==> flow/design.v <==
module memory (
    input  wire        clk,
    input  wire        rst,          
    input  wire        we,           
    input  wire [3:0]  write_addr,   
    input  wire [3:0]  read_addr_1,  
    input  wire [3:0]  read_addr_2,  
    input  wire [15:0] write_data,   
    output wire [15:0] read_data_1,  
    output wire [15:0] read_data_2   
);
    reg [15:0] RAM [0:15];
    integer i;
    assign read_data_1 = RAM[read_addr_1];
    assign read_data_2 = RAM[read_addr_2];
    always @(posedge clk) begin
        if (rst) begin
            for (i = 0; i < 16; i = i + 1) begin
                RAM[i] <= 16'd0;
            end
        end else if (we) begin
            RAM[write_addr] <= write_data;
        end
    end
endmodule
module module_alu (
    input  wire [2:0]  opcode,
    input  wire signed [15:0] operand_a,
    input  wire signed [15:0] operand_b,
    output reg  signed [15:0] result
);
    localparam OP_LOAD  = 3'b000;
    localparam OP_ADD   = 3'b001;
    localparam OP_ADDI  = 3'b010;
    localparam OP_SUB   = 3'b011;
    localparam OP_SUBI  = 3'b100;
    localparam OP_MUL   = 3'b101;
    localparam OP_CLEAR = 3'b110;
    localparam OP_DSPLY = 3'b111; 
    always @(*) begin
        case (opcode)
            OP_LOAD:  result = operand_b;         
            OP_ADD:   result = operand_a + operand_b;
            OP_ADDI:  result = operand_a + operand_b;
            OP_SUB:   result = operand_a - operand_b;
            OP_SUBI:  result = operand_a - operand_b;
            OP_MUL:   result = operand_a * operand_b;
            OP_CLEAR: result = 16'd0;             
            OP_DSPLY: result = operand_a;         
            default:  result = 16'd0;
        endcase
    end
endmodule
module module_mini_cpu (
    input  wire        clk,                                    
    input  wire        rst,
    input  wire        button_power,    
    input  wire        button_send,     
    input  wire [17:0] switches,     
    output reg         system_reset_out,     
    output reg         show_splash_req, 
    output reg         force_blank_req, 
    output reg         lcd_start,
    output reg [2:0]   lcd_opcode,
    output reg [3:0]   lcd_reg_index,
    output reg [15:0]  lcd_value,
    input  wire        lcd_busy
);
    localparam [2:0] OP_LOAD    = 3'b000;
    localparam [2:0] OP_ADD     = 3'b001;
    localparam [2:0] OP_ADDI    = 3'b010;
    localparam [2:0] OP_SUB     = 3'b011;
    localparam [2:0] OP_SUBI    = 3'b100;
    localparam [2:0] OP_MUL     = 3'b101;
    localparam [2:0] OP_CLEAR   = 3'b110;
    localparam [2:0] OP_DISPLAY = 3'b111;
    wire [2:0] op_code      = switches[17:15];
    wire [3:0] reg_dest     = switches[14:11];  
    wire [3:0] reg_source_1 = switches[10:7];   
    wire [3:0] reg_source_2 = switches[6:3];    
    wire [6:0] immediate_raw  = switches[6:0]; 
    wire       immediate_sign = immediate_raw[6];
    wire [5:0] immediate_mag  = immediate_raw[5:0];
    reg  memory_write_enable;
    reg  [15:0] memory_write_data;
    wire [15:0] memory_read_1, memory_read_2;
    reg  [15:0] alu_input_a, alu_input_b;
    wire signed [15:0] alu_result;
    reg clear_instruction_signal; 
    wire memory_reset = system_reset_out || clear_instruction_signal;
    wire [3:0] read_address_1;
    assign read_address_1 = (op_code == OP_DISPLAY) ? reg_dest : reg_source_1;
    wire signed [15:0] immediate_extended;
    assign immediate_extended = (immediate_sign) ? -{10'd0, immediate_mag} : {10'd0, immediate_mag};
    reg btn_send_last, btn_power_last;
    wire send_released  = (btn_send_last == 1'b1 && button_send == 1'b0);
    wire power_released = (btn_power_last == 1'b1 && button_power == 1'b0);
    always @(posedge clk) begin
        btn_send_last  <= button_send;
        btn_power_last <= button_power;
    end
    memory mem_unit (
        .clk(clk), 
        .rst(memory_reset), 
        .we(memory_write_enable), 
        .write_addr(reg_dest), 
        .write_data(memory_write_data),
        .read_addr_1(read_address_1),
        .read_addr_2(reg_source_2),
        .read_data_1(memory_read_1), 
        .read_data_2(memory_read_2)
    );
    module_alu alu_unit (
        .opcode(op_code), 
        .operand_a(alu_input_a), 
        .operand_b(alu_input_b), 
        .result(alu_result)
    );
    localparam STATE_OFF        = 0, 
               STATE_WAIT_BOOT  = 1, 
               STATE_SPLASH     = 2, 
               STATE_IDLE       = 3, 
               STATE_EXECUTE    = 4, 
               STATE_LATCH      = 5, 
               STATE_SHUTDOWN   = 6, 
               STATE_UPDATE_LCD = 7, 
               STATE_WAIT_LCD   = 8;
    reg [3:0] current_state;
    reg [15:0] wait_timer; 
    always @(posedge clk) begin
        clear_instruction_signal <= 0; 
        if (rst) begin
            current_state <= STATE_OFF;
            system_reset_out <= 1;
            memory_write_enable <= 0;
            lcd_start <= 0;
            show_splash_req <= 0;
            force_blank_req <= 0;
            wait_timer <= 0;
        end else
        case (current_state)
            STATE_OFF: begin
                system_reset_out <= 1; 
                memory_write_enable <= 0; 
                lcd_start <= 0; 
                show_splash_req <= 0; 
                force_blank_req <= 0; 
                wait_timer <= 0;
                if (power_released) begin 
                    system_reset_out <= 0; 
                    current_state <= STATE_WAIT_BOOT; 
                end
            end
            STATE_WAIT_BOOT: begin
                if (wait_timer < 1000) begin
                    wait_timer <= wait_timer + 1;
                end else if (!lcd_busy) begin
                    current_state <= STATE_SPLASH;
                end
            end
            STATE_SPLASH: begin 
                show_splash_req <= 1; 
                current_state <= STATE_UPDATE_LCD; 
            end
            STATE_IDLE: begin
                memory_write_enable <= 0; 
                lcd_start <= 0; 
                show_splash_req <= 0; 
                force_blank_req <= 0;
                if (power_released) begin
                    current_state <= STATE_SHUTDOWN;
                end else if (send_released) begin
                    current_state <= STATE_EXECUTE;
                end
            end
            STATE_SHUTDOWN: begin 
                force_blank_req <= 1; 
                current_state <= STATE_UPDATE_LCD; 
            end
            STATE_EXECUTE: begin
                case (op_code)
                    OP_LOAD: begin 
                        alu_input_a <= 0; 
                        alu_input_b <= immediate_extended; 
                    end 
                    OP_ADD, OP_SUB: begin 
                        alu_input_a <= memory_read_1; 
                        alu_input_b <= memory_read_2; 
                    end 
                    OP_ADDI, OP_SUBI, OP_MUL: begin 
                        alu_input_a <= memory_read_1; 
                        alu_input_b <= immediate_extended; 
                    end 
                    OP_CLEAR: begin 
                        alu_input_a <= 0; 
                        alu_input_b <= 0; 
                        clear_instruction_signal <= 1; 
                    end 
                    OP_DISPLAY: begin 
                        alu_input_a <= memory_read_1; 
                        alu_input_b <= 0; 
                    end 
                    default: begin alu_input_a <= 0; alu_input_b <= 0; end
                endcase
                current_state <= STATE_LATCH;
            end
            STATE_LATCH: begin
                if (op_code != OP_DISPLAY && op_code != OP_CLEAR) begin 
                    memory_write_enable <= 1; 
                    memory_write_data <= alu_result;
                end
                lcd_opcode <= op_code; 
                lcd_reg_index <= reg_dest; 
                lcd_value <= alu_result;
                current_state <= STATE_UPDATE_LCD;
            end
            STATE_UPDATE_LCD: begin 
                memory_write_enable <= 0; 
                lcd_start <= 1; 
                wait_timer <= 0; 
                current_state <= STATE_WAIT_LCD; 
            end
            STATE_WAIT_LCD: begin
                lcd_start <= 0; 
                if (wait_timer < 15) begin
                    wait_timer <= wait_timer + 1;
                end else if (!lcd_busy) begin
                    if (force_blank_req) current_state <= STATE_OFF;
                    else current_state <= STATE_IDLE;
                end
            end
        endcase
    end
endmodule
module lcd_init_hd44780 (
    input  wire        clk,
    input  wire        rst,
    input  wire        start,
    output reg         done,
    output reg  [7:0]  lcd_data,
    output reg         lcd_rs,
    output reg         lcd_rw,
    output reg         lcd_e
);
    localparam [7:0] CMD_FUNCTION_SET  = 8'h38;
    localparam [7:0] CMD_DISPLAY_ON    = 8'h0C;
    localparam [7:0] CMD_DISPLAY_CLEAR = 8'h01;
    localparam [7:0] CMD_ENTRY_MODE    = 8'h06;
    localparam integer NUM_CMDS = 4;
    localparam [31:0] DELAY_POWER_ON  = 32'd750_000;
    localparam [31:0] DELAY_STD_CMD   = 32'd2_000;
    localparam [31:0] DELAY_CLEAR_CMD = 32'd90_000;
    localparam [31:0] DELAY_PULSE_E   = 32'd50;
    localparam [2:0] S_IDLE=0, S_POWER_WAIT=1, S_SETUP=2, S_PULSE=3, S_WAIT=4, S_DONE=5;
    reg [2:0]  state, next_state;
    reg [31:0] delay_cnt, next_delay_cnt;
    reg [2:0]  cmd_idx, next_cmd_idx;
    reg [7:0] current_cmd;
    function [7:0] command_rom;
        input [2:0] idx;
        case (idx)
            3'd0: command_rom = CMD_FUNCTION_SET;
            3'd1: command_rom = CMD_DISPLAY_ON;
            3'd2: command_rom = CMD_DISPLAY_CLEAR;
            default: command_rom = CMD_ENTRY_MODE;
        endcase
    endfunction
    function [31:0] cmd_delay_rom;
        input [2:0] idx;
        case (idx)
            3'd2: cmd_delay_rom = DELAY_CLEAR_CMD;
            default: cmd_delay_rom = DELAY_STD_CMD;
        endcase
    endfunction
    always @(posedge clk or posedge rst) begin
        if (rst) begin
            state <= S_IDLE; delay_cnt <= 0; cmd_idx <= 0;
        end else begin
            state <= next_state; delay_cnt <= next_delay_cnt; cmd_idx <= next_cmd_idx;
        end
    end
    always @(*) begin
        next_state = state; next_delay_cnt = delay_cnt; next_cmd_idx = cmd_idx;
        case (state)
            S_IDLE: if (start) begin next_state = S_POWER_WAIT; next_delay_cnt = DELAY_POWER_ON; next_cmd_idx = 0; end
            S_POWER_WAIT: if (delay_cnt > 0) next_delay_cnt = delay_cnt - 1; else next_state = S_SETUP;
            S_SETUP: if (cmd_idx < NUM_CMDS) begin next_state = S_PULSE; next_delay_cnt = DELAY_PULSE_E; end else next_state = S_DONE;
            S_PULSE: if (delay_cnt > 0) next_delay_cnt = delay_cnt - 1; else begin next_state = S_WAIT; next_delay_cnt = cmd_delay_rom(cmd_idx); end
            S_WAIT: if (delay_cnt > 0) next_delay_cnt = delay_cnt - 1; else begin next_cmd_idx = cmd_idx + 1; next_state = S_SETUP; end
            S_DONE: next_state = S_DONE;
            default: next_state = S_IDLE;
        endcase
    end
    always @(*) begin
        lcd_data = 0; lcd_rs = 0; lcd_rw = 0; lcd_e = 0; done = 0;
        current_cmd = (cmd_idx < NUM_CMDS) ? command_rom(cmd_idx) : 8'h00;
        case (state)
            S_SETUP: begin lcd_data = current_cmd; end
            S_PULSE: begin lcd_data = current_cmd; lcd_e = 1; end
            S_WAIT:  begin lcd_data = current_cmd; end
            S_DONE:  begin done = 1; end
        endcase
    end
endmodule
module lcd_controller (
    input  wire        clk,
    input  wire        rst,
    input  wire        start_update,    
    input  wire        mode_splash,    
    input  wire        mode_blank,     
    input  wire [2:0]  instruction_opcode,     
    input  wire [3:0]  register_index,    
    input  wire signed [15:0] register_value, 
    output reg         busy_flag,          
    output wire [7:0] lcd_data,
    output wire       lcd_rs,
    output wire       lcd_rw,
    output wire       lcd_e
);
    wire init_done;
    reg  trigger_init;
    wire [7:0] init_data_bus;
    wire init_rs, init_rw, init_e;
    lcd_init_hd44780 lcd_init_inst (
        .clk(clk), .rst(rst), .start(trigger_init), .done(init_done),
        .lcd_data(init_data_bus), .lcd_rs(init_rs), .lcd_rw(init_rw), .lcd_e(init_e)
    );
    reg [7:0] write_data_bus;
    reg write_rs, write_e;
    assign lcd_data = (init_done) ? write_data_bus : init_data_bus;
    assign lcd_rs   = (init_done) ? write_rs       : init_rs;
    assign lcd_rw   = 1'b0;  
    assign lcd_e    = (init_done) ? write_e        : init_e;
    reg [7:0] lcd_buffer [0:31];  
    reg [15:0] absolute_value;
    reg [3:0]  digit_thou, digit_hund, digit_tens, digit_ones, digit_ten_thou; 
    integer i;
    function [39:0] get_opcode_string; 
        input [2:0] op;
        case(op)
            3'b000: get_opcode_string = "LOAD ";
            3'b001: get_opcode_string = "ADD  ";
            3'b010: get_opcode_string = "ADDI ";
            3'b011: get_opcode_string = "SUB  ";
            3'b100: get_opcode_string = "SUBI ";
            3'b101: get_opcode_string = "MUL  ";
            3'b110: get_opcode_string = "CLEAR"; 
            3'b111: get_opcode_string = "DPL  "; 
            default: get_opcode_string = "UNK  ";
        endcase
    endfunction
    reg [39:0] current_op_str;
    localparam S_IDLE        = 0, 
               S_FORMAT_TEXT = 1, 
               S_CMD_CLEAR   = 2, S_WAIT_CLEAR   = 3, 
               S_WRITE_LINE1 = 4, 
               S_CMD_NEWLINE = 5, S_WAIT_NEWLINE = 6, 
               S_WRITE_LINE2 = 7, 
               S_PULSE_EN    = 8; 
    reg [3:0] state;
    reg [3:0] return_state; 
    reg [31:0] delay_counter;
    reg [5:0] char_pointer;
    localparam DELAY_PULSE = 32'd50;     
    localparam DELAY_CHAR  = 32'd2500;   
    localparam DELAY_CMD   = 32'd80000;  
    always @(posedge clk or posedge rst) begin
        if (rst) begin
            state <= S_IDLE;
            trigger_init <= 0;
            busy_flag <= 1;
            write_e <= 0;
            write_rs <= 0;
            write_data_bus <= 8'h00;
            char_pointer <= 0;
        end else begin
            if (!trigger_init && !init_done) trigger_init <= 1;
            case (state)
                S_IDLE: begin
                    write_e <= 0;
                    if (init_done) begin
                        busy_flag <= 0;
                        if (start_update) begin
                            busy_flag <= 1;
                            state <= S_FORMAT_TEXT;
                        end
                    end
                end
                S_FORMAT_TEXT: begin
                    if (mode_blank) begin
                        for(i=0; i<32; i=i+1) lcd_buffer[i] = " "; 
                    end
                    else if (mode_splash) begin
                        lcd_buffer[0] = "-"; lcd_buffer[1] = "-"; 
                        lcd_buffer[2] = "-"; lcd_buffer[3] = "-";
                        for(i=4; i<10; i=i+1) lcd_buffer[i] = " ";
                        lcd_buffer[10] = "[";
                        lcd_buffer[11] = "0"; lcd_buffer[12] = "0";
                        lcd_buffer[13] = "0"; lcd_buffer[14] = "0";
                        lcd_buffer[15] = "]";
                        for(i=16; i<26; i=i+1) lcd_buffer[i] = " "; 
                        lcd_buffer[26] = "+";
                        for(i=27; i<32; i=i+1) lcd_buffer[i] = "0";
                    end 
                    else if (instruction_opcode == 3'b110) begin 
                        current_op_str = get_opcode_string(instruction_opcode); 
                        {lcd_buffer[0], lcd_buffer[1], lcd_buffer[2], lcd_buffer[3], lcd_buffer[4]} = current_op_str;
                        for(i=5; i<32; i=i+1) lcd_buffer[i] = " ";
                    end
                    else begin 
                        current_op_str = get_opcode_string(instruction_opcode);
                        {lcd_buffer[0], lcd_buffer[1], lcd_buffer[2], lcd_buffer[3], lcd_buffer[4]} = current_op_str;
                        for(i=5; i<10; i=i+1) lcd_buffer[i] = " ";
                        lcd_buffer[10] = "[";
                        lcd_buffer[11] = (register_index[3]) ? "1" : "0";
                        lcd_buffer[12] = (register_index[2]) ? "1" : "0";
                        lcd_buffer[13] = (register_index[1]) ? "1" : "0";
                        lcd_buffer[14] = (register_index[0]) ? "1" : "0";
                        lcd_buffer[15] = "]";
                        for(i=16; i<26; i=i+1) lcd_buffer[i] = " ";
                        if (register_value[15] == 1'b1) begin
                            lcd_buffer[26] = "-"; absolute_value = -register_value;
                        end else begin
                            lcd_buffer[26] = "+"; absolute_value = register_value;
                        end
                        digit_ten_thou = (absolute_value/10000)%10; 
                        digit_thou     = (absolute_value/1000)%10;
                        digit_hund     = (absolute_value/100)%10; 
                        digit_tens     = (absolute_value/10)%10; 
                        digit_ones     = absolute_value%10;
                        lcd_buffer[27] = {4'b0011, digit_ten_thou}; 
                        lcd_buffer[28] = {4'b0011, digit_thou};
                        lcd_buffer[29] = {4'b0011, digit_hund}; 
                        lcd_buffer[30] = {4'b0011, digit_tens};
                        lcd_buffer[31] = {4'b0011, digit_ones};
                    end
                    state <= S_CMD_CLEAR;
                end
                S_CMD_CLEAR: begin 
                    write_rs <= 0; write_data_bus <= 8'h01; write_e <= 1;
                    delay_counter <= DELAY_PULSE; state <= S_WAIT_CLEAR; 
                end
                S_WAIT_CLEAR: begin 
                    if (delay_counter > 0) begin delay_counter <= delay_counter - 1; if(delay_counter==DELAY_PULSE/2) write_e<=0; end 
                    else begin delay_counter <= DELAY_CMD; char_pointer <= 0; state <= S_WRITE_LINE1; end 
                end
                S_WRITE_LINE1: begin 
                    if (delay_counter > 0) delay_counter <= delay_counter - 1; 
                    else begin 
                        if (char_pointer < 16) begin 
                            write_rs <= 1; write_data_bus <= lcd_buffer[char_pointer];
                            write_e <= 1; delay_counter <= DELAY_CHAR; 
                            char_pointer <= char_pointer + 1; 
                            return_state <= S_WRITE_LINE1; state <= S_PULSE_EN; 
                        end else state <= S_CMD_NEWLINE; 
                    end 
                end
                S_CMD_NEWLINE: begin 
                    write_rs <= 0; write_data_bus <= 8'hC0; write_e <= 1;
                    delay_counter <= DELAY_PULSE; state <= S_WAIT_NEWLINE; 
                end
                S_WAIT_NEWLINE: begin 
                    if (delay_counter > 0) begin delay_counter <= delay_counter - 1; if(delay_counter==DELAY_PULSE/2) write_e<=0; end 
                    else begin delay_counter <= DELAY_CHAR; state <= S_WRITE_LINE2; end 
                end
                S_WRITE_LINE2: begin 
                    if (delay_counter > 0) delay_counter <= delay_counter - 1; 
                    else begin 
                        if (char_pointer < 32) begin 
                            write_rs <= 1; write_data_bus <= lcd_buffer[char_pointer];
                            write_e <= 1; delay_counter <= DELAY_CHAR; 
                            char_pointer <= char_pointer + 1; 
                            return_state <= S_WRITE_LINE2; state <= S_PULSE_EN; 
                        end else state <= S_IDLE; 
                    end 
                end
                S_PULSE_EN: begin 
                    if (delay_counter > 0) begin 
                        delay_counter <= delay_counter - 1; 
                        if(delay_counter == DELAY_PULSE/2) write_e <= 0; 
                    end else begin 
                        delay_counter <= DELAY_CHAR; state <= return_state; 
                    end 
                end
            endcase
        end
    end
endmodule
module DE2_115_Project_Top (
    input  wire        CLOCK_50,
    input  wire        RST,       
    input  wire [3:0]  KEY,       
    input  wire [17:0] SW,        
    output wire [7:0]  LCD_DATA,
    output wire        LCD_RS,
    output wire        LCD_RW,
    output wire        LCD_EN,
    output wire        LCD_ON,   
    output wire        LCD_BLON
);
    assign LCD_ON   = 1'b1;
    assign LCD_BLON = 1'b1;
    wire        cpu_lcd_start;
    wire [2:0]  cpu_lcd_opcode;
    wire [3:0]  cpu_lcd_reg_idx;
    wire [15:0] cpu_lcd_value;
    wire        lcd_is_busy;
    wire system_reset;          
    wire is_splash_screen;  
    wire is_shutdown_screen;  
    wire button_power = !KEY[0];
    wire button_send  = !KEY[1];
    module_mini_cpu cpu (
        .clk(CLOCK_50),
        .rst(RST),
        .button_power(button_power),
        .button_send(button_send),
        .switches(SW),
        .system_reset_out(system_reset),
        .show_splash_req(is_splash_screen),
        .force_blank_req(is_shutdown_screen),
        .lcd_start(cpu_lcd_start),
        .lcd_opcode(cpu_lcd_opcode),
        .lcd_reg_index(cpu_lcd_reg_idx),
        .lcd_value(cpu_lcd_value),
        .lcd_busy(lcd_is_busy)
    );
    lcd_controller display_ctrl (
        .clk(CLOCK_50),
        .rst(system_reset),         
        .start_update(cpu_lcd_start),
        .mode_splash(is_splash_screen),
        .mode_blank(is_shutdown_screen),
        .instruction_opcode(cpu_lcd_opcode),
        .register_index(cpu_lcd_reg_idx),
        .register_value(cpu_lcd_value),
        .busy_flag(lcd_is_busy),
        .lcd_data(LCD_DATA),
        .lcd_rs(LCD_RS),
        .lcd_rw(LCD_RW),
        .lcd_e(LCD_EN)
    );
endmodule
==> flow/run.sh <==
#!/bin/bash
# the make line also repeats each setting of config.mk as NAME=value (left out here)
make -C /OpenROAD-flow-scripts/flow DESIGN_CONFIG=/design/flow/config.mk WORK_HOME=/design/flow/orfs CLKGATE_MAP_FILE= finish
==> flow/config.mk <==
export PLATFORM = sky130hd
export DESIGN_NAME = DE2_115_Project_Top
export DESIGN_NICKNAME = DE2_115_Project_Top
export VERILOG_FILES = /design/flow/design.v
export SDC_FILE = /design/flow/constraint.sdc
export NUM_CORES = 4
export LEC_CHECK = 0
export CAP_MARGIN = 20
export CELL_PAD_IN_SITES_GLOBAL_PLACEMENT = 0
export CORE_ASPECT_RATIO = 0.57
export CORE_MARGIN = 2
export CORE_UTILIZATION = 72
export CTS_CLUSTER_DIAMETER = 169
export GPL_ROUTABILITY_DRIVEN = 1
export PLACE_DENSITY_LB_ADDON = 0.18
export SLEW_MARGIN = 40
==> flow/constraint.sdc <==
create_clock -name core_clock -period 8.03 [get_ports {CLOCK_50}]
set_input_delay 1.6060 -clock core_clock [delete_from_list [all_inputs] [get_ports {CLOCK_50}]]
set_output_delay 1.6060 -clock core_clock [all_outputs]
set_load 0.01 [all_outputs]
==> flow_summary_export.csv, run 1 <==
group,metric,value,unit
cts,path_clk_slew,0.07,ns
synth,syn_inst,3513,
power,power,5821,uW
cts,clk_latency,0.61,ns
critical_path,end_kind,"register",
routing,wl_per_cell,26.06,um
final_timing,rsz0062_at_grt,"yes",
synth,largest_area_cell,"edfxtp_1",
die,chipHeight,174.5,um
routing,vias_per_cell,7.163,
placement,place_inst,4195,
global_route,grt_max_degree,68,
placement,pre_cts_ws,-0.2726,ns
final_timing,hold_viol,0,
power,leakage,0.01646,uW
synth,ys_cells,3513,
synth,synth-seq-cells,522,
critical_path,critPathKind,"register to register",
final_timing,fin_crit_sh,102.9,%
die,dieArea,52870,sq um
critical_path,r2r_slack,-0.23,ns
cts,cts-root-buf,"clkbuf_16",
synth,muxShareOfSynthArea,10.59,%
final_timing,maxSlewHeadroom,34.29,%
critical_path,crit_slowest_cell,"nor4_1",
synth,fa_ha_area_share,8.666,%
synth,common_cells,"edfxtp_1 (408), and2_1 (345), nand2_1 (266)",
global_route,grt_util_all_layers,41.93,%
synth,yosysWarnings,6,
synth,top_logic_kind,"simple AND/OR/NAND/NOR gates",
layout,final_util,81.87,%
synth,most_common_cell,"edfxtp_1",
critical_path,cp-start-kind,"register",
worst_hold_path,hold_path.class,"register to async pin",
global_route,grt_pass1_wl,169600,um
synth,ys_types,121,
final_timing,fin_hold_ws,0.4610,ns
cts,numCtsBuffers,48,
critical_path,crit_family,"AND-OR/OR-AND gates",
final_timing,slew_viol_final,0,
run,cap_violations,0,
die,num_rows,62,
run_status,so.violations,"negative setup slack",
synth,area_leaders,"edfxtp_1 (33%), mux4_2 (8.8%), and2_1 (5.9%), fa_1 (4.4%), dfrtp_1 (4.2%)",
routing,first_pass_iters,6,
power,p_int,4439,uW
routing,vias,30952,
routing,drtIter0Drc,5183,
synth,ys_seq_share,40.46,%
placement,gp_congestion,0.9606,
critical_path,worst_r2r_endpoint,"display_ctrl.lcd_buffer[31][2]",
synth,syn-cell-area,36700,sq um
placement,dp_hpwl,76860,um
run_status,outcome,"failed layout checks",
power,powerClk,2400,uW
final_timing,finalSetupViolations,6,
routing,ant_nets,0,
cts,cts_sinks,522,
global_route,antenna_found_initial,11,
critical_path,cp_num_cells,32,
synth,ys.flop_type,"edfxtp_1",
synth,edf_count,408,
critical_path,rr_worst_depth,32,
die,core,50350,sq um
layout,syn_to_final_growth,12.30,%
cts,cts_max_path_buffers,3,
final_timing,min_period,8.260,ns
die,fp.dieW,303.1,um
power,p_seq_share,51.5,%
power,p_per_area,141.2,nW/um^2
layout,final_nets,3828,
layout,fillers,2732,
power,p_comb_share,7.2,%
die,ioPinCount,37,
critical_path,critPathBufInv,3,
synth,aoi_share,14.03,%
routing,wirelength,112600,um
final_timing,fmax,121.1,MHz
critical_path,cpPeakStageDelay,0.61,ns
power,maxPowerGroup,"registers",
power,switchingPower,1382,uW
power,swShare,23.74,%
critical_path,crit_required,8.46,ns
critical_path,critPathArrivalTime,8.69,ns
global_route,grt-ovfl-total,0,
cts,cts_tree,"built",
routing,route.detailed.drc,0,
synth,synth.avg_cell_area,10.45,sq um
power,irDropWorstVdd,200.6,uV
layout,fin_cells,4321,
synth,async_flop_share,12.07,%
die,fp_util,72.90,%
critical_path,r2r-start,"cpu.lcd_value[1]",
synth,ys_sh_simple,17.71,%
final_timing,final.setup.worst_slack,-0.2303,ns
final_timing,skew,0.03038,ns
synth,yosys_area,36700,sq um
synth,top_area_share,33.38,%
run,warnings,51,
placement,io_buffers,31,
power,pwr-share-clk,41.3,%
global_route,grt_pass1_vias,29466,
critical_path,setup.worst_path.start,"cpu.lcd_value[1]",
critical_path,cp-endpoint,"display_ctrl.lcd_buffer[31][2]",
cts,htreeDepth,2,
critical_path,crit_fanout,8,
synth,xor_share,4.282,%
final_timing,worst_slew_pin_slew,0.9797,ns
power,p_comb,419,uW
power,p_seq,3000,uW
metal layers:
| metal | share of wire [%] | GRT usage [%] | vias to the layer above | wire length (um) |
|---|---|---|---|---|
| met4 | 3.2 | 11.37 | 10 | 3587 |
| met2 | 43 | 60.11 | 2570 | 48470 |
| met3 | 16 | 14.87 | 415 | 18370 |
| li1 | - | - | 13061 | - |
| met5 | 0.052 | 0 | - | 58 |
| met1 | 37 | 60.87 | 14896 | 42120 |
through the flow:
stage,TNS (ns),cell area [sq um]
final,-0.9332,41220
after global routing,-2.987,41210
after CTS,0,40350
after detailed placement,-1.131,38620
after global placement,0,38510
after floorplan,-0.05479,36730
timing repair:
action,CTS,global route
pin swaps,6,61
resized,18,117
hold buffers,0,0
setup endpoints to repair,9,15
setup buffers,2,31
area by class of cell:
cell class              instances  area [sq um]  share of cell area [%]
clock inverters                27         314.1                  0.7620
flip-flops and latches        522         14850                   36.03
diodes                          4         10.01                 0.02429
inverters                     188         705.7                   1.712
clock buffers                  62          1294                   3.139
repair buffers                252          2011                   4.878
well taps                     672         840.8                   2.040
multi-input cells            2594         21190                   51.41
==> inputs of run 2 (changes only) <==
CELL_PAD_IN_SITES_GLOBAL_PLACEMENT = not set   (was 0)
CORE_ASPECT_RATIO = not set   (was 0.57)
CTS_CLUSTER_DIAMETER = not set   (was 169)
GPL_ROUTABILITY_DRIVEN = not set   (was 1)
PLACE_DENSITY_LB_ADDON = not set   (was 0.18)
SLEW_MARGIN = 20   (was 40)
clock period = 6.02 ns   (was 8.03 ns; I/O delays follow)
==> flow_summary_export.csv, run 2 <==
group,metric,value,unit
die,chipHeight,229.8,um
synth,area_leaders,"edfxtp_1 (33%), mux4_2 (8.8%), and2_1 (5.9%), fa_1 (4.4%), dfrtp_1 (4.2%)",
synth,ys_types,121,
synth,syn-cell-area,36700,sq um
die,core,50270,sq um
die,dieArea,52800,sq um
cts,cts_hold_buf,0,
cts,htreeDepth,2,
synth,muxShareOfSynthArea,10.59,%
placement,place_inst,4428,
placement,gp_congestion,0.9614,
synth,most_common_cell,"edfxtp_1",
synth,largest_area_cell,"edfxtp_1",
cts,numCtsBuffers,53,
cts,cts-root-buf,"clkbuf_16",
die,ioPinCount,37,
synth,yosysWarnings,6,
synth,yosys_area,36700,sq um
synth,aoi_share,14.03,%
synth,synth.avg_cell_area,10.45,sq um
synth,top_area_share,33.38,%
placement,dp_hpwl,84550,um
synth,common_cells,"edfxtp_1 (408), and2_1 (345), nand2_1 (266)",
run_status,stop_stage,"global routing (5_1_grt)",
synth,top_logic_kind,"simple AND/OR/NAND/NOR gates",
placement,io_buffers,31,
synth,fa_ha_area_share,8.666,%
synth,edf_count,408,
synth,ys_cells,3513,
die,fp_util,73.01,%
die,fp.dieW,229.8,um
synth,synth-seq-cells,522,
cts,cts_sinks,522,
synth,async_flop_share,12.07,%
synth,syn_inst,3513,
synth,ys_sh_simple,17.71,%
placement,placed_area,40540,sq um
run_status,outcome,"aborted with a tool error",
die,num_rows,82,
synth,ys.flop_type,"edfxtp_1",
cts,cts_max_path_buffers,3,
synth,ys_seq_share,40.46,%
synth,xor_share,4.282,%
==> run 2: what timing repair did <==
action / in CTS
gates cloned: 0
buffers inserted: 47
setup endpoints to repair: 19
resized: 92
pin swaps: 59
==> run 2: metrics by stage <==
step	utilization (%)	setup TNS [ns]	hold WS (ns)	setup WS, ns
after global placement	80.64	-20.45	0.3484	-1.764
after floorplan	-	-19.63	0.4311	-1.895
after CTS	85.58	-19.86	0.4063	-1.648
after detailed placement	80.64	-23.91	0.3643	-1.965
==> inputs of run 3 (changes only) <==
CELL_PAD_IN_SITES_DETAIL_PLACEMENT = 2   (was not set)
CORE_ASPECT_RATIO = 0.95   (was not set)
CORE_MARGIN = 9   (was 2)
CORE_UTILIZATION = 19   (was 72)
CTS_CLUSTER_DIAMETER = 147   (was not set)
MIN_ROUTING_LAYER = met1   (was not set)
PLACE_DENSITY_LB_ADDON = 0.22   (was not set)
SETUP_SLACK_MARGIN = 4.05   (was not set)
TNS_END_PERCENT = 70   (was not set)
clock period = 20.0 ns   (was 6.02 ns; I/O delays follow)
==> flow_summary_export.csv, run 3 <==
group,metric,value,unit
critical_path,critPathKind,"register to register",
final_timing,tns,0,ns
die,num_rows,156,
routing,drtIter0Drc,1661,
power,pwr-share-clk,47.1,%
final_timing,slew_viol_final,0,
synth,synth-seq-cells,522,
cts,htreeDepth,3,
die,core,191100,sq um
power,powerClk,1220,uW
routing,route.detailed.drc,0,
critical_path,cpPeakStageDelay,0.75,ns
layout,syn_to_final_growth,15.30,%
placement,io_buffers,31,
synth,top_logic_kind,"simple AND/OR/NAND/NOR gates",
critical_path,r2r_slack,9.64,ns
final_timing,maxSlewHeadroom,29.41,%
cts,postCtsSetupRepairBufs,0,
synth,yosys_area,36700,sq um
synth,async_flop_share,12.07,%
routing,ant_nets,0,
layout,final_nets,3702,
power,switchingPower,638.5,uW
die,chipHeight,446.4,um
routing,vias_per_cell,4.598,
final_timing,fin_hold_ws,0.4707,ns
die,fp_util,19.21,%
cts,numCtsBuffers,67,
synth,ys.flop_type,"edfxtp_1",
power,p_int,1946,uW
critical_path,crit_slowest_cell,"nor4_2",
final_timing,final.setup.worst_slack,9.635,ns
cts,cts_sinks,522,
global_route,antenna_found_initial,8,
run_status,outcome,"complete, no violations",
die,dieArea,209300,sq um
power,power,2584,uW
power,p_per_area,61.07,nW/um^2
synth,muxShareOfSynthArea,10.59,%
critical_path,crit_family,"AND-OR/OR-AND gates",
final_timing,fmax,96.48,MHz
worst_hold_path,hold_path.class,"register to async pin",
synth,yosysWarnings,6,
synth,synth.avg_cell_area,10.45,sq um
power,maxPowerGroup,"clock",
final_timing,worst_slew_pin_slew,1.058,ns
power,p_comb_share,6.4,%
placement,placed_area,40130,sq um
final_timing,fin_crit_sh,51.82,%
critical_path,worst_r2r_endpoint,"display_ctrl.lcd_buffer[31][2]",
synth,area_leaders,"edfxtp_1 (33%), mux4_2 (8.8%), and2_1 (5.9%), fa_1 (4.4%), dfrtp_1 (4.2%)",
layout,fillers,21314,
critical_path,cp-endpoint,"display_ctrl.lcd_buffer[31][2]",
synth,fa_ha_area_share,8.666,%
final_timing,min_period,10.36,ns
global_route,grt_util_all_layers,11.69,%
synth,aoi_share,14.03,%
run,warnings,49,
critical_path,end_kind,"register",
final_timing,finalSetupViolations,0,
synth,largest_area_cell,"edfxtp_1",
power,p_seq_share,46.5,%
power,irDropWorstVdd,61.09,uV
routing,wl_per_cell,20.67,um
die,ioPinCount,37,
synth,edf_count,408,
synth,ys_sh_simple,17.71,%
synth,ys_types,121,
placement,pre_cts_ws,9.441,ns
critical_path,worst_path_most_repeated_cell,"ha_1",
power,p_comb,165,uW
run,cap_violations,0,
critical_path,rr_worst_depth,33,
power,leakage,0.01588,uW
synth,most_common_cell,"edfxtp_1",
synth,syn_inst,3513,
layout,stdcell_area,42320,sq um
critical_path,crit_required,20.50,ns
critical_path,setup.worst_path.start,"cpu.lcd_value[0]",
placement,gp_congestion,0.7610,
critical_path,cp-start-kind,"register",
final_timing,rsz0062_at_grt,"no",
final_timing,hold_viol,0,
routing,vias,27888,
critical_path,crit_fanout,13,
placement,dp_hpwl,88750,um
routing,first_pass_iters,5,
power,p_seq,1200,uW
cts,cts_tree,"built",
cts,cts-root-buf,"clkbuf_16",
cts,path_clk_slew,0.06,ns
global_route,grt_pass1_vias,30180,
global_route,grt_pass1_wl,191500,um
final_timing,skew,0.03045,ns
global_route,grt_max_degree,50,
cts,clk_latency,0.66,ns
routing,wirelength,125300,um
cts,cts_hold_buf,0,
synth,common_cells,"edfxtp_1 (408), and2_1 (345), nand2_1 (266)",
cts,ctsResizeCount,0,
critical_path,critPathBufInv,1,
synth,xor_share,4.282,%
synth,top_area_share,33.38,%
synth,syn-cell-area,36700,sq um
synth,ys_cells,3513,
die,fp.dieW,468.9,um
global_route,grt-ovfl-total,0,
critical_path,critPathArrivalTime,10.86,ns
critical_path,cp_num_cells,33,
critical_path,r2r-start,"cpu.lcd_value[0]",
power,swShare,24.71,%
synth,ys_seq_share,40.46,%
cts,cts_max_path_buffers,3,
==> run 3: cell type report <==
cell class | instances | area, sq um | area share (%)
antenna | 3 | 7.507 | 0.01774
inverter | 188 | 705.7 | 1.668
sequential | 522 | 14850 | 35.10
clock buffer | 86 | 1810 | 4.278
multi-input combinational | 2594 | 20550 | 48.57
clock inverter | 37 | 346.6 | 0.8190
timing repair buffer | 107 | 878.3 | 2.076
tap | 2528 | 3163 | 7.475
==> run 3: metrics by stage <==
stage / util, % / instances
6_report: 22.15 / 6065
2_1_floorplan: - / 3514
4_1_cts: 22.13 / 6061
3_3_place_gp: 20.99 / 5938
3_5_place_dp: 21.00 / 5938
5_1_grt: 22.14 / 6062
==> run 3: layer usage <==
| metal | up-vias | track usage, % | wire, um |
|---|---|---|---|
| li1 | 12798 | - | - |
| met1 | 14583 | 16.12 | 60160 |
| met2 | 367 | 19.69 | 59790 |
| met3 | 138 | 1.373 | 3197 |
| met4 | 2 | 2.358 | 2180 |
| met5 | - | 0 | 13 |
==> inputs of run 4 (changes only) <==
CELL_PAD_IN_SITES_DETAIL_PLACEMENT = not set   (was 2)
CORE_ASPECT_RATIO = not set   (was 0.95)
CORE_MARGIN = 2   (was 9)
CORE_UTILIZATION = 66   (was 19)
CTS_CLUSTER_DIAMETER = not set   (was 147)
CTS_CLUSTER_SIZE = 37   (was not set)
MIN_ROUTING_LAYER = not set   (was met1)
PLACE_DENSITY_LB_ADDON = not set   (was 0.22)
SETUP_SLACK_MARGIN = -0.62   (was 4.05)
TNS_END_PERCENT = not set   (was 70)
clock period = 8.4 ns   (was 20.0 ns; I/O delays follow)
==> flow_summary_export.csv, run 4 <==
group,metric,value,unit
run_status,outcome,"failed layout checks",
run_status,so.violations,"negative setup slack",
placement,dp_hpwl,71390,um
critical_path,cp-endpoint,"display_ctrl.lcd_buffer[29][3]",
synth,syn-cell-area,36700,sq um
critical_path,cpPeakStageDelay,0.51,ns
die,num_rows,86,
critical_path,worst_r2r_endpoint,"display_ctrl.lcd_buffer[29][3]",
routing,m1WireLength,38130,um
cts,cts_max_path_buffers,3,
critical_path,critPathKind,"register to register",
synth,largest_area_cell,"edfxtp_1",
die,chipHeight,239.8,um
global_route,grt-ovfl-total,0,
synth,ys_sh_simple,17.71,%
run,cap_violations,0,
cts,htreeDepth,2,
critical_path,crit_required,8.72,ns
cts,cts_sinks,522,
global_route,grt_max_degree,68,
cts,clk_latency,0.66,ns
power,leakage,0.01602,uW
critical_path,critPathBufInv,2,
power,pwr-share-clk,43.1,%
critical_path,r2r_slack,-0.08,ns
routing,wirelength,102000,um
cts,cts-root-buf,"clkbuf_16",
synth,fa_ha_area_share,8.666,%
power,powerClk,2450,uW
die,dieArea,57510,sq um
synth,ys_types,121,
critical_path,cp-start-kind,"register",
routing,wl_met3,9155,um
synth,synth.avg_cell_area,10.45,sq um
final_timing,finalSetupViolations,2,
critical_path,worst_path_most_repeated_cell,"ha_1",
critical_path,critPathArrivalTime,8.80,ns
critical_path,crit_family,"AND-OR/OR-AND gates",
power,maxPowerGroup,"registers",
routing,wl_per_cell,23.65,um
synth,ys.flop_type,"edfxtp_1",
routing,first_pass_iters,8,
final_timing,worst_slew_pin_slew,1.113,ns
routing,highest_layer,"met5",
synth,async_flop_share,12.07,%
synth,syn_inst,3513,
global_route,antenna_found_initial,2,
final_timing,final.setup.worst_slack,-0.07941,ns
routing,routed-wl-met2,49130,um
power,p_seq,2860,uW
routing,vias_per_cell,6.675,
synth,edf_count,408,
synth,xor_share,4.282,%
placement,gp_congestion,0.9649,
power,irDropWorstVdd,179.3,uV
layout,final_nets,3744,
critical_path,crit_slowest_cell,"or4_4",
power,swShare,22.92,%
placement,pre_cts_ws,-0.1859,ns
critical_path,rr_worst_depth,32,
worst_hold_path,hold_path.class,"register to async pin",
layout,syn_to_final_growth,9.416,%
cts,path_clk_slew,0.06,ns
final_timing,fmax,117.9,MHz
synth,ys_cells,3513,
synth,muxShareOfSynthArea,10.59,%
synth,top_logic_kind,"simple AND/OR/NAND/NOR gates",
synth,yosys_area,36700,sq um
final_timing,tns,-0.09458,ns
global_route,grt_pass1_wl,158400,um
power,p_int,4378,uW
critical_path,setup.worst_path.start,"cpu.lcd_value[0]",
cts,numCtsBuffers,54,
synth,area_leaders,"edfxtp_1 (33%), mux4_2 (8.8%), and2_1 (5.9%), fa_1 (4.4%), dfrtp_1 (4.2%)",
synth,top_area_share,33.38,%
final_timing,min_period,8.479,ns
power,switchingPower,1302,uW
routing,drtIter0Drc,2937,
power,p_comb_share,6.6,%
cts,cts_tree,"built",
critical_path,end_kind,"register",
synth,ys_seq_share,40.46,%
critical_path,cp_num_cells,32,
synth,common_cells,"edfxtp_1 (408), and2_1 (345), nand2_1 (266)",
power,p_seq_share,50.4,%
routing,vias,28804,
global_route,grt_pass1_vias,28462,
synth,synth-seq-cells,522,
routing,route.detailed.drc,0,
synth,aoi_share,14.03,%
critical_path,crit_fanout,6,
die,core,55090,sq um
final_timing,fin_crit_sh,100.9,%
global_route,grt_util_all_layers,35.89,%
run,warnings,51,
synth,yosysWarnings,6,
power,p_comb,372,uW
die,fp.dieW,239.8,um
die,ioPinCount,37,
final_timing,skew,0.07828,ns
final_timing,maxSlewHeadroom,25.53,%
routing,ant_nets,0,
final_timing,hold_viol,0,
die,fp_util,66.62,%
final_timing,slew_viol_final,0,
power,p_per_area,141.4,nW/um^2
synth,most_common_cell,"edfxtp_1",
critical_path,r2r-start,"cpu.lcd_value[0]",
placement,io_buffers,31,
run 4: layout make-up:
type                            count  area (sq um)
Clock buffer                       67          1525
Clock inverter                     33         310.3
Sequential cell                   522         14850
Timing Repair Buffer              162          1286
Fill cell                        3926         14930
Multi-Input combinational cell   2594         20540
Antenna cell                        1         2.502
Inverter                          188         705.7
Tap cell                          748         935.9
run 4: through the flow:
step	utilization, %	std cells	power (uW)	cell area (sq um)	hold slack (ns)
global route	72.89	4314	5824	40160	0.2801
global placement	69.28	4211	3262	38170	0.2352
finish	72.89	4315	5679	40160	0.2788
detailed placement	69.34	4213	3276	38200	0.2407
floorplan	-	3514	3151	36710	0.4311
CTS	72.67	4313	5688	40040	0.2652
run 4: what timing repair did:
item | in CTS | in global routing
endpoints found under the setup margin | 0 | 8
buffers inserted | 0 | 1
resized | 0 | 15
hold buffers | 0 | 0
run 4: per-layer routing:
metal	up-vias	track usage (%)
li1	12869	-
met1	14104	44.83
met2	1508	59.63
met3	321	6.996
met4	2	18.60
met5	-	0
==> inputs of run 5 (changes only) <==
CELL_PAD_IN_SITES_GLOBAL_PLACEMENT = 0   (was not set)
CORE_ASPECT_RATIO = 0.57   (was not set)
CORE_UTILIZATION = 67   (was 66)
CTS_CLUSTER_DIAMETER = 169   (was not set)
CTS_CLUSTER_SIZE = not set   (was 37)
GPL_ROUTABILITY_DRIVEN = 1   (was not set)
SETUP_SLACK_MARGIN = not set   (was -0.62)
SLEW_MARGIN = 0   (was 20)
clock period = 2.35 ns   (was 8.4 ns; I/O delays follow)
==> flow_summary_export.csv, run 5 <==
group,metric,value,unit
run_status,outcome,"aborted with a tool error",
run_status,stop_stage,"global routing (5_1_grt)",
run_status,error_line,"[ERROR GRT-0232] Routing congestion too high. Check the congestion heatmap in the GUI.",
die,dieArea,56740,sq um
placement,place_inst,4859,
global_route,grt-ovfl-total,244,
synth,area_leaders,"edfxtp_1 (33%), mux4_2 (8.8%), and2_1 (5.9%), fa_1 (4.4%), dfrtp_1 (4.2%)",
synth,synth-seq-cells,522,
cts,cts_sinks,522,
synth,aoi_share,14.03,%
die,num_rows,64,
synth,syn-cell-area,36700,sq um
die,fp.dieW,314.0,um
synth,common_cells,"edfxtp_1 (408), and2_1 (345), nand2_1 (266)",
synth,yosys_area,36700,sq um
die,chipHeight,180.7,um
die,ioPinCount,37,
die,core,53890,sq um
synth,synth.avg_cell_area,10.45,sq um
placement,pre_cts_ws,-5.764,ns
synth,fa_ha_area_share,8.666,%
synth,yosysWarnings,6,
synth,edf_count,408,
synth,ys_types,121,
synth,muxShareOfSynthArea,10.59,%
synth,ys_sh_simple,17.71,%
cts,htreeDepth,2,
synth,async_flop_share,12.07,%
placement,io_buffers,31,
die,fp_util,68.10,%
synth,top_logic_kind,"simple AND/OR/NAND/NOR gates",
cts,cts-root-buf,"clkbuf_16",
cts,cts_hold_buf,0,
cts,numCtsBuffers,47,
synth,top_area_share,33.38,%
global_route,grt_util_all_layers,83.30,%
placement,dp_hpwl,94970,um
synth,largest_area_cell,"edfxtp_1",
synth,ys.flop_type,"edfxtp_1",
synth,xor_share,4.282,%
synth,syn_inst,3513,
placement,gp_congestion,0.9981,
synth,ys_cells,3513,
synth,ys_seq_share,40.46,%
synth,most_common_cell,"edfxtp_1",
cts,cts_max_path_buffers,3,
run 5: what timing repair did:
action | 4_1_cts
pin swaps | 215
buffers inserted | 154
gates cloned | 11
resized | 517
endpoints found under the setup margin | 306
run 5: per-layer routing:
metal  overflow  track usage, %
met5          0           58.08
met4         87           73.93
met3         32           75.01
met2        104           94.54
met1         21           85.17
run 5: metrics by stage:
step	power (uW)	cell area, sq um
after CTS	20560	49650
after detailed placement	12110	44540
after global placement	12010	44540
after floorplan	11320	38040
==> inputs of run 6 (changes only) <==
CELL_PAD_IN_SITES_GLOBAL_PLACEMENT = not set   (was 0)
CORE_ASPECT_RATIO = not set   (was 0.57)
CORE_UTILIZATION = 65   (was 67)
CTS_CLUSTER_DIAMETER = not set   (was 169)
GPL_ROUTABILITY_DRIVEN = not set   (was 1)
SLEW_MARGIN = 20   (was 0)
clock period = 6.85 ns   (was 2.35 ns; I/O delays follow)
==> flow_summary_export.csv, run 6 <==
group,metric,value,unit
synth,xor_share,4.282,%
global_route,grt-ovfl-total,0,
synth,synth.avg_cell_area,10.45,sq um
synth,area_leaders,"edfxtp_1 (33%), mux4_2 (8.8%), and2_1 (5.9%), fa_1 (4.4%), dfrtp_1 (4.2%)",
run,cap_violations,0,
synth,ys_sh_simple,17.71,%
layout,fillers,3573,
final_timing,finalSetupViolations,14,
synth,ys_cells,3513,
critical_path,cp-endpoint,"display_ctrl.lcd_buffer[31][2]",
critical_path,critPathKind,"register to register",
critical_path,crit_slowest_cell,"edfxtp_1",
final_timing,slew_viol_final,0,
synth,fa_ha_area_share,8.666,%
routing,route.detailed.drc,0,
routing,vias,30270,
critical_path,critPathBufInv,3,
die,fp.dieW,241.6,um
synth,syn-cell-area,36700,sq um
power,p_per_area,157.4,nW/um^2
power,maxPowerGroup,"registers",
critical_path,critPathArrivalTime,8.43,ns
die,ioPinCount,37,
power,powerClk,2830,uW
final_timing,fmax,124.9,MHz
final_timing,skew,0.06150,ns
power,p_comb,468,uW
die,num_rows,87,
critical_path,r2r_slack,-1.16,ns
final_timing,maxSlewHeadroom,25.39,%
routing,ant_nets,0,
critical_path,cpPeakStageDelay,0.41,ns
die,chipHeight,241.6,um
power,p_seq,3510,uW
layout,final_util,77.13,%
die,fp_util,65.47,%
global_route,grt_pass1_vias,30699,
placement,place_inst,4444,
synth,most_common_cell,"edfxtp_1",
die,dieArea,58380,sq um
cts,clk_latency,0.63,ns
placement,dp_hpwl,75020,um
power,irDropWorstVdd,238.5,uV
synth,largest_area_cell,"edfxtp_1",
critical_path,crit_fanout,5,
routing,wirelength,108100,um
final_timing,final.setup.worst_slack,-1.157,ns
synth,top_area_share,33.38,%
run_status,outcome,"failed layout checks",
layout,fin_cells,4608,
final_timing,rsz0062_at_grt,"yes",
synth,syn_inst,3513,
cts,htreeDepth,2,
synth,yosysWarnings,6,
cts,cts_max_path_buffers,3,
global_route,grt_max_degree,68,
routing,vias_per_cell,6.569,
routing,drtIter0Drc,3177,
power,swShare,23.40,%
synth,ys.flop_type,"edfxtp_1",
global_route,antenna_found_initial,8,
synth,yosys_area,36700,sq um
power,p_int,5214,uW
power,power,6806,uW
run,warnings,54,
layout,syn_to_final_growth,17.81,%
critical_path,r2r-start,"cpu.lcd_value[1]",
synth,aoi_share,14.03,%
power,p_seq_share,51.6,%
final_timing,fin_crit_sh,116.9,%
global_route,grt_pass1_wl,168900,um
placement,io_buffers,31,
synth,ys_types,121,
critical_path,cp_num_cells,35,
layout,final_nets,4025,
synth,edf_count,408,
synth,synth-seq-cells,522,
routing,first_pass_iters,5,
critical_path,worst_r2r_endpoint,"display_ctrl.lcd_buffer[31][2]",
synth,top_logic_kind,"simple AND/OR/NAND/NOR gates",
placement,gp_congestion,0.9619,
worst_hold_path,hold_path.class,"register to async pin",
power,p_comb_share,6.9,%
layout,regArea,14850,sq um
power,pwr-share-clk,41.5,%
run_status,so.violations,"negative setup slack",
cts,numCtsBuffers,54,
cts,cts-root-buf,"clkbuf_16",
final_timing,min_period,8.007,ns
final_timing,worst_slew_pin_slew,1.112,ns
critical_path,cp-start-kind,"register",
layout,logic_area,21510,sq um
cts,cts_sinks,522,
synth,muxShareOfSynthArea,10.59,%
critical_path,crit_required,7.27,ns
cts,path_clk_slew,0.07,ns
routing,wl_per_cell,23.47,um
global_route,grt_util_all_layers,36.76,%
synth,common_cells,"edfxtp_1 (408), and2_1 (345), nand2_1 (266)",
die,core,56060,sq um
synth,async_flop_share,12.07,%
critical_path,rr_worst_depth,35,
final_timing,hold_viol,0,
cts,cts_tree,"built",
critical_path,crit_family,"AND-OR/OR-AND gates",
power,leakage,0.01748,uW
critical_path,setup.worst_path.start,"cpu.lcd_value[1]",
power,switchingPower,1592,uW
critical_path,end_kind,"register",
synth,ys_seq_share,40.46,%
[run 6: metrics by stage]
stage	setup TNS (ns)	area, sq um	worst slack [ns]	hold WS (ns)
CTS	-8.005	42620	-0.8232	0.3420
global route	-15.61	43230	-1.435	0.3683
finish	-10.78	43240	-1.157	0.3585
floorplan	-9.733	36890	-1.074	0.4311
detailed placement	-12.31	40080	-1.386	0.3706
global placement	-10.37	40080	-1.147	0.3575
[run 6: repair_timing]
action | 4_1_cts | 5_1_grt
hold buffers | 0 | 0
pin swaps | 93 | 81
setup endpoints to repair | 14 | 15
setup buffers | 42 | 27
gates resized | 118 | 80
[run 6: final cells by class]
type | instances | area share [%]
sequential | 522 | 34.35
tap | 756 | 2.188
clock buffer | 69 | 3.278
timing repair buffer | 443 | 8.177
inverter | 188 | 1.632
clock inverter | 31 | 0.6019
multi-input combinational | 2594 | 49.75
antenna | 5 | 0.02894
[run 6: routing by layer]
| metal | up-vias | wire [um] | global-route usage [%] |
|---|---|---|---|
| met3 | 351 | 9809 | 6.715 |
| met5 | - | 37 | 0 |
| met4 | 6 | 6244 | 19.49 |
| li1 | 13461 | - | - |
| met1 | 14916 | 39560 | 45.89 |
| met2 | 1536 | 52480 | 61.32 |
==> inputs of run 7 (changes only) <==
CORE_UTILIZATION = 66   (was 65)
CTS_CLUSTER_SIZE = 52   (was not set)
SETUP_SLACK_MARGIN = 2.44   (was not set)
clock period = 8.44 ns   (was 6.85 ns; I/O delays follow)
==> flow_summary_export.csv, run 7 <==
group,metric,value,unit
critical_path,critPathArrivalTime,8.33,ns
critical_path,critPathKind,"register to register",
power,switchingPower,1307,uW
final_timing,rsz0062_at_grt,"yes",
cts,htreeDepth,2,
power,p_comb_share,6.9,%
routing,wirelength,105000,um
final_timing,hold_viol,0,
run_status,outcome,"complete, no violations",
power,p_per_area,134.1,nW/um^2
critical_path,cpPeakStageDelay,0.57,ns
synth,xor_share,4.282,%
synth,area_leaders,"edfxtp_1 (33%), mux4_2 (8.8%), and2_1 (5.9%), fa_1 (4.4%), dfrtp_1 (4.2%)",
critical_path,crit_fanout,5,
cts,cts_tree,"built",
critical_path,r2r_slack,0.57,ns
final_timing,tns,0,ns
critical_path,end_kind,"register",
critical_path,cp-endpoint,"display_ctrl.lcd_buffer[31][2]",
die,fp_util,66.62,%
layout,fin_cells,4445,
run,warnings,54,
final_timing,worst_slew_pin_slew,1.142,ns
global_route,grt_max_degree,68,
layout,final_util,76.86,%
die,fp.dieW,239.8,um
die,dieArea,57510,sq um
global_route,grt-ovfl-total,0,
final_timing,maxSlewHeadroom,23.85,%
synth,ys.flop_type,"edfxtp_1",
critical_path,rr_worst_depth,32,
final_timing,min_period,7.873,ns
synth,aoi_share,14.03,%
routing,vias,29678,
layout,syn_to_final_growth,15.38,%
global_route,grt_pass1_vias,29215,
cts,numCtsBuffers,55,
routing,route.detailed.drc,0,
synth,ys_sh_simple,17.71,%
power,p_seq,2850,uW
synth,top_area_share,33.38,%
power,maxPowerGroup,"registers",
placement,place_inst,4205,
synth,yosys_area,36700,sq um
worst_hold_path,hold_path.class,"register to async pin",
synth,largest_area_cell,"edfxtp_1",
critical_path,setup.worst_path.start,"cpu.lcd_value[6]",
die,chipHeight,239.8,um
power,swShare,23.02,%
cts,path_clk_slew,0.06,ns
final_timing,fin_crit_sh,93.28,%
cts,cts_sinks,522,
synth,syn_inst,3513,
cts,clk_latency,0.68,ns
synth,most_common_cell,"edfxtp_1",
cts,cts_hold_buf,0,
routing,first_pass_iters,8,
synth,ys_types,121,
global_route,antenna_found_initial,5,
synth,ys_cells,3513,
synth,async_flop_share,12.07,%
routing,vias_per_cell,6.677,
cts,cts-root-buf,"clkbuf_16",
routing,wl_per_cell,23.62,um
die,ioPinCount,37,
power,p_comb,390,uW
power,irDropWorstVdd,187.3,uV
critical_path,cp_num_cells,32,
routing,drtIter0Drc,3449,
synth,syn-cell-area,36700,sq um
critical_path,critPathBufInv,3,
final_timing,slew_viol_final,0,
critical_path,r2r-start,"cpu.lcd_value[6]",
placement,gp_congestion,0.9217,
critical_path,worst_path_most_repeated_cell,"buf_4",
power,p_seq_share,50.2,%
layout,fillers,3624,
critical_path,cp-start-kind,"register",
synth,common_cells,"edfxtp_1 (408), and2_1 (345), nand2_1 (266)",
routing,ant_nets,0,
die,num_rows,86,
synth,synth-seq-cells,522,
global_route,grt_pass1_wl,161600,um
power,leakage,0.01692,uW
final_timing,fmax,127.0,MHz
synth,yosysWarnings,6,
run,cap_violations,0,
synth,fa_ha_area_share,8.666,%
synth,ys_seq_share,40.46,%
synth,synth.avg_cell_area,10.45,sq um
critical_path,crit_slowest_cell,"or4_4",
die,core,55090,sq um
power,power,5679,uW
critical_path,crit_family,"AND-OR/OR-AND gates",
final_timing,finalSetupViolations,0,
synth,muxShareOfSynthArea,10.59,%
critical_path,crit_required,8.90,ns
synth,top_logic_kind,"simple AND/OR/NAND/NOR gates",
power,pwr-share-clk,42.9,%
critical_path,worst_r2r_endpoint,"display_ctrl.lcd_buffer[31][2]",
power,powerClk,2440,uW
placement,dp_hpwl,69310,um
layout,final_nets,3873,
power,p_int,4372,uW
final_timing,skew,0.06804,ns
final_timing,fin_hold_ws,0.3546,ns
global_route,grt_util_all_layers,36.33,%
cts,cts_max_path_buffers,3,
placement,io_buffers,31,
synth,edf_count,408,
==> run 7: what timing repair did <==
| action | CTS | global route |
|---|---|---|
| resized | 117 | 90 |
| setup endpoints to repair | 25 | 24 |
| gates cloned | 0 | 2 |
| pin swaps | 61 | 84 |
| setup buffers | 94 | 41 |
| endpoints found under the hold margin | 0 | 0 |
==> run 7: cell type report <==
cell class	count	area, sq um	area share (%)
Timing Repair Buffer	290	2482	5.862
Clock buffer	76	1516	3.581
Sequential cell	522	14850	35.07
Clock inverter	26	312.8	0.7387
Inverter	188	705.7	1.666
Tap cell	748	935.9	2.210
Multi-Input combinational cell	2594	21540	50.86
Antenna cell	1	2.502	0.005909
==> run 7: metrics by stage <==
step                worst slack [ns]  instance area (sq um)
floorplan                     0.5250                  36930
global placement              0.2310                  38350
detailed placement          -0.01863                  38370
CTS                           0.6977                  41560
global route                  0.2539                  42340
finish                        0.5674                  42350
==> run 7: metal layers <==
layer / up-vias / share of wire, % / global-route usage [%]
met5: - / 0.019 / 0
met4: 4 / 3.7 / 13.16
met3: 307 / 11 / 8.171
met2: 1698 / 45 / 56.30
met1: 14536 / 40 / 50.64
li1: 13133 / - / -
==> inputs of run 8 (changes only) <==
ABC_AREA = 1   (was not set)
CAP_MARGIN = 10   (was 20)
CELL_PAD_IN_SITES_DETAIL_PLACEMENT = 2   (was not set)
CELL_PAD_IN_SITES_GLOBAL_PLACEMENT = 1   (was not set)
CORE_ASPECT_RATIO = 1.11   (was not set)
CORE_UTILIZATION = 58   (was 66)
CTS_CLUSTER_DIAMETER = 235   (was not set)
CTS_CLUSTER_SIZE = 94   (was 52)
GPL_ROUTABILITY_DRIVEN = 1   (was not set)
GPL_TIMING_DRIVEN = 1   (was not set)
HOLD_SLACK_MARGIN = -0.01   (was not set)
MAX_ROUTING_LAYER = met4   (was not set)
MIN_ROUTING_LAYER = met2   (was not set)
PLACE_DENSITY_LB_ADDON = 0.18   (was not set)
SETUP_SLACK_MARGIN = not set   (was 2.44)
SLEW_MARGIN = 35   (was 20)
TNS_END_PERCENT = 55   (was not set)
clock period = 10.6 ns   (was 8.44 ns; I/O delays follow)
==> flow_summary_export.csv, run 8 <==
group,metric,value,unit
run_status,error_line,"Error: detail_place.tcl, 38 bad optional access",
die,num_rows,96,
synth,most_common_cell,"nor2_1",
die,ioPinCount,37,
synth,ys_types,80,
synth,largest_area_cell,"edfxtp_1",
synth,ys_sh_simple,23.21,%
synth,async_flop_share,12.07,%
synth,synth.avg_cell_area,7.922,sq um
synth,syn_inst,4572,
synth,fa_ha_area_share,8.499,%
synth,synth-seq-cells,522,
placement,io_buffers,31,
die,fp.dieW,241.2,um
die,dieArea,64460,sq um
die,fp_util,58.66,%
die,core,61740,sq um
synth,yosysWarnings,6,
synth,aoi_share,14.60,%
synth,ys_cells,4572,
synth,top_area_share,33.83,%
synth,muxShareOfSynthArea,0,%
die,chipHeight,267.3,um
synth,syn-cell-area,36220,sq um
run_status,stop_stage,"detailed placement (3_5_place_dp)",
synth,top_logic_kind,"simple AND/OR/NAND/NOR gates",
synth,edf_count,408,
synth,ys_seq_share,41.01,%
placement,gp_congestion,0.9568,
run_status,outcome,"aborted with a tool error",
synth,area_leaders,"edfxtp_1 (34%), nor2_1 (7.4%), nand2_1 (7.4%), inv_1 (6.9%), o21ai_0 (5.4%)",
synth,ys.flop_type,"edfxtp_1",
synth,common_cells,"nor2_1 (711), nand2_1 (710), inv_1 (670)",
synth,yosys_area,36220,sq um
synth,xor_share,3.030,%
## run 8: through the flow
| stage | cells | power (uW) | hold WS [ns] |
|---|---|---|---|
| 2_1_floorplan | 4573 | 2560 | 0.3903 |
| 3_3_place_gp | 5289 | 2702 | 0.3678 |
==> inputs of run 9 (changes only) <==
ABC_AREA = not set   (was 1)
CAP_MARGIN = 20   (was 10)
CELL_PAD_IN_SITES_DETAIL_PLACEMENT = not set   (was 2)
CELL_PAD_IN_SITES_GLOBAL_PLACEMENT = not set   (was 1)
CORE_ASPECT_RATIO = not set   (was 1.11)
CORE_UTILIZATION = 70   (was 58)
CTS_CLUSTER_DIAMETER = not set   (was 235)
CTS_CLUSTER_SIZE = not set   (was 94)
GPL_ROUTABILITY_DRIVEN = not set   (was 1)
GPL_TIMING_DRIVEN = not set   (was 1)
HOLD_SLACK_MARGIN = not set   (was -0.01)
MAX_ROUTING_LAYER = not set   (was met4)
MIN_ROUTING_LAYER = not set   (was met2)
PLACE_DENSITY_LB_ADDON = not set   (was 0.18)
SETUP_SLACK_MARGIN = -0.93   (was not set)
SLEW_MARGIN = 20   (was 35)
TNS_END_PERCENT = not set   (was 55)
clock period = 9.47 ns   (was 10.6 ns; I/O delays follow)
==> flow_summary_export.csv, run 9 <==
group,metric,value,unit
routing,ant_nets,0,
critical_path,cp-start-kind,"register",
synth,top_area_share,33.38,%
layout,final_nets,3695,
critical_path,r2r-start,"cpu.lcd_value[1]",
global_route,grt_pass1_wl,156900,um
die,chipHeight,233.0,um
placement,gp_congestion,0.9303,
routing,wirelength,99880,um
power,maxPowerGroup,"registers",
placement,dp_hpwl,68610,um
cts,ctsResizeCount,0,
synth,syn_inst,3513,
power,swShare,22.53,%
routing,first_pass_iters,8,
critical_path,cp_num_cells,33,
final_timing,maxSlewHeadroom,24.87,%
placement,io_buffers,31,
final_timing,finalSetupViolations,5,
synth,area_leaders,"edfxtp_1 (33%), mux4_2 (8.8%), and2_1 (5.9%), fa_1 (4.4%), dfrtp_1 (4.2%)",
synth,top_logic_kind,"simple AND/OR/NAND/NOR gates",
critical_path,crit_required,9.91,ns
global_route,grt-ovfl-total,0,
synth,ys_seq_share,40.46,%
synth,ys_types,121,
power,p_comb_share,6.4,%
synth,fa_ha_area_share,8.666,%
critical_path,critPathArrivalTime,10.15,ns
routing,vias,28804,
power,p_int,3975,uW
power,power,5130,uW
layout,stdcell_area,39660,sq um
global_route,use_met3,7.770,%
global_route,grt_pass1_vias,28353,
final_timing,hold_viol,0,
synth,synth-seq-cells,522,
worst_hold_path,hold_path.class,"register to async pin",
synth,edf_count,408,
cts,htreeDepth,2,
synth,xor_share,4.282,%
global_route,grt-busiest-layer,"met2",
final_timing,fin_crit_sh,102.6,%
final_timing,final.setup.worst_slack,-0.2489,ns
die,num_rows,83,
placement,placed_area,37750,sq um
global_route,grtUsageMet2,58.76,%
routing,wl_per_cell,23.78,um
synth,ys_cells,3513,
cts,numCtsBuffers,54,
synth,largest_area_cell,"edfxtp_1",
critical_path,cp-endpoint,"display_ctrl.lcd_buffer[31][2]",
final_timing,worst_slew_pin_slew,1.118,ns
global_route,antenna_found_initial,5,
critical_path,crit_fanout,9,
global_route,grt_max_degree,68,
synth,async_flop_share,12.07,%
cts,clk_latency,0.63,ns
power,p_comb,330,uW
synth,common_cells,"edfxtp_1 (408), and2_1 (345), nand2_1 (266)",
critical_path,crit_family,"AND-OR/OR-AND gates",
run,cap_violations,0,
die,fp.dieW,233.0,um
critical_path,worst_r2r_endpoint,"display_ctrl.lcd_buffer[31][2]",
layout,syn_to_final_growth,8.059,%
die,fp_util,71.11,%
cts,cts_tree,"built",
power,powerClk,2260,uW
critical_path,cpPeakStageDelay,0.92,ns
power,p_seq,2540,uW
critical_path,r2r_slack,-0.25,ns
final_timing,slew_viol_final,0,
run_status,so.violations,"negative setup slack",
power,irDropWorstVdd,172.5,uV
power,pwr-share-clk,44.0,%
synth,most_common_cell,"edfxtp_1",
routing,route.detailed.drc,0,
power,p_seq_share,49.5,%
critical_path,end_kind,"register",
power,switchingPower,1156,uW
critical_path,critPathKind,"register to register",
power,leakage,0.01573,uW
global_route,grt_util_all_layers,37.33,%
power,p_per_area,129.4,nW/um^2
synth,ys_sh_simple,17.71,%
final_timing,fmax,102.9,MHz
critical_path,setup.worst_path.start,"cpu.lcd_value[1]",
global_route,use_met1,52.24,%
cts,cts_max_path_buffers,3,
die,ioPinCount,37,
cts,path_clk_slew,0.06,ns
final_timing,min_period,9.719,ns
synth,yosysWarnings,6,
synth,muxShareOfSynthArea,10.59,%
run_status,outcome,"failed layout checks",
synth,ys.flop_type,"edfxtp_1",
cts,postCtsSetupRepairBufs,0,
synth,synth.avg_cell_area,10.45,sq um
layout,final_util,76.84,%
run,warnings,51,
critical_path,critPathBufInv,1,
final_timing,skew,0.04556,ns
cts,cts_sinks,522,
synth,syn-cell-area,36700,sq um
cts,cts-root-buf,"clkbuf_16",
die,core,51610,sq um
critical_path,worst_path_most_repeated_cell,"ha_1",
placement,pre_cts_ws,0.01019,ns
cts,cts_hold_buf,0,
critical_path,crit_slowest_cell,"nor3_1",
die,dieArea,54280,sq um
critical_path,rr_worst_depth,33,
layout,fillers,3294,
routing,vias_per_cell,6.856,
synth,aoi_share,14.03,%
synth,yosys_area,36700,sq um
routing,drtIter0Drc,3289,
run 9: stage by stage:
step	instances	hold WS [ns]	TNS, ns
3_3_place_gp	4097	0.3654	0
4_1_cts	4199	0.4081	-0.09734
2_1_floorplan	3514	0.4311	0
6_report	4201	0.4062	-0.4816
3_5_place_dp	4097	0.4054	0
5_1_grt	4199	0.4308	-5.919
run 9: layer usage:
metal	vias up	share of wire, %
met5	-	0.040
met4	6	3.2
met3	302	12
met2	1756	46
met1	13961	39
li1	12779	-
run 9: cell type report:
class                      count  area, sq um  share of cell area [%]
multi-input combinational   2594        20420                   51.50
sequential                   522        14850                   37.45
clock buffer                  66         1426                   3.596
timing repair buffer         113        930.9                   2.347
tap                          680        850.8                   2.145
inverter                     188        705.7                   1.779
clock inverter                36        466.7                   1.177
antenna                        2        5.005                 0.01262
Power figures rest on the tool's default switching activity, not on a simulated workload.
